run 1:
==> flow/design.v (excerpt) <==
module ascon_p_serial_multiround     
     #(parameter BW = 64) (
         input clk,
         input rstn,
         input en,                        
         input en_inc,                    
         input [2:0] slice_idx,           
         input [BW-1:0] slice_in,         
         output reg [BW-1:0] slice_out,   
         output done                      
     );
    reg [BW-1:0] state [0:4];
    wire [3:0] round;
    wire [BW*5 - 1:0] next_state_w;
    always @(posedge clk or negedge rstn) begin
        if (!rstn) begin
            state[0] <= 0; state[1] <= 0; state[2] <= 0;
            state[3] <= 0; state[4] <= 0;
        end else if (en) begin
            state[slice_idx] <= slice_in;
        end 
        else if (en_inc && !done) begin
            {state[0], state[1], state[2], state[3], state[4]} <= next_state_w;
        end
    end
    wire [BW-1:0] s_rc0, s_rc1, s_rc2, s_rc3, s_rc4;
    wire [BW-1:0] s_p1_0, s_p1_1, s_p1_2, s_p1_3, s_p1_4;
    wire [BW-1:0] t0, t1, t2, t3, t4;
    wire [BW-1:0] s_p2_0, s_p2_1, s_p2_2, s_p2_3, s_p2_4;
    wire [BW-1:0] s_sub_0, s_sub_1, s_sub_2, s_sub_3, s_sub_4;
    wire [BW-1:0] s_q0, s_q1, s_q2, s_q3, s_q4;
    wire [BW-1:0] s_ld_0, s_ld_1, s_ld_2, s_ld_3, s_ld_4;
    assign s_rc0 = state[0];
    assign s_rc1 = state[1];
    assign s_rc2 = state[2] ^ {{56'd0}, (8'd240 - 8'd15 * round)};  
    assign s_rc3 = state[3];
    assign s_rc4 = state[4];
    assign s_p1_0 = s_rc0 ^ s_rc4;
    assign s_p1_4 = s_rc4 ^ s_rc3;
    assign s_p1_2 = s_rc2 ^ s_rc1;
    assign s_p1_1 = s_rc1;
    assign s_p1_3 = s_rc3;
    assign t0 = (~s_p1_0) & s_p1_1;
    assign t1 = (~s_p1_1) & s_p1_2;
    assign t2 = (~s_p1_2) & s_p1_3;
    assign t3 = (~s_p1_3) & s_p1_4;
    assign t4 = (~s_p1_4) & s_p1_0;
    assign s_p2_0 = s_p1_0 ^ t1;
    assign s_p2_1 = s_p1_1 ^ t2;
    assign s_p2_2 = s_p1_2 ^ t3;
    assign s_p2_3 = s_p1_3 ^ t4;
    assign s_p2_4 = s_p1_4 ^ t0;
    assign s_sub_1 = s_p2_1 ^ s_p2_0;
    assign s_sub_0 = s_p2_0 ^ s_p2_4;
    assign s_sub_3 = s_p2_3 ^ s_p2_2;
    assign s_sub_2 = s_p2_2 ^ {BW{1'b1}};
    assign s_sub_4 = s_p2_4;
  ...
make LEC_CHECK=0 ABC_AREA=1 CAP_MARGIN=10 CELL_PAD_IN_SITES_DETAIL_PLACEMENT=0 CORE_MARGIN=8 CORE_UTILIZATION=58 CTS_CLUSTER_SIZE=22 GPL_TIMING_DRIVEN=1 MAX_ROUTING_LAYER=met4 PLACE_DENSITY=0.55 SETUP_SLACK_MARGIN=0.9 SLEW_MARGIN=20 finish   # period 4.49 ns
run.sh (not shown) runs the stock make flow with config.mk's settings and CLKGATE_MAP_FILE=.
In run 1 the implementation ran to completion but is not tape-out ready, as the final checks report max-capacitance violations, max-slew violations.
The inputs of run 2 differ from those of run 1 as listed below.
- clearing GPL_TIMING_DRIVEN, which used to be 1
- swapping 58 for 40 in CORE_UTILIZATION
- swapping 8 for 2 in CORE_MARGIN
- clearing PLACE_DENSITY, which used to be 0.55
- clearing MAX_ROUTING_LAYER, which used to be met4
- clearing ABC_AREA, which used to be 1
- clearing CELL_PAD_IN_SITES_DETAIL_PLACEMENT, which used to be 0
- clearing SETUP_SLACK_MARGIN, which used to be 0.9
- swapping 10 for 20 in CAP_MARGIN
- clearing CTS_CLUSTER_SIZE, which used to be 22
- swapping 4.49 for 4.2 in the clock period (ns, I/O delays scaled along)
==> comparison <==
- Run 2 finished every step from synthesis to the final layout, and the layout passed the timing, DRC and antenna checks.
- The critical path endpoint comes out state[3][53] in one run and state[2][1] in the other, namely in run 2 and run 1 respectively.
- Between run 2 and run 1, it is run 2 whose met1 wire length is lower, by about 10%.
- Summary of run 2 over run 1: share of the clock period used by the worst path increased 2.2 points; wire length on met3 moved down; worst hold slack now sits lower.
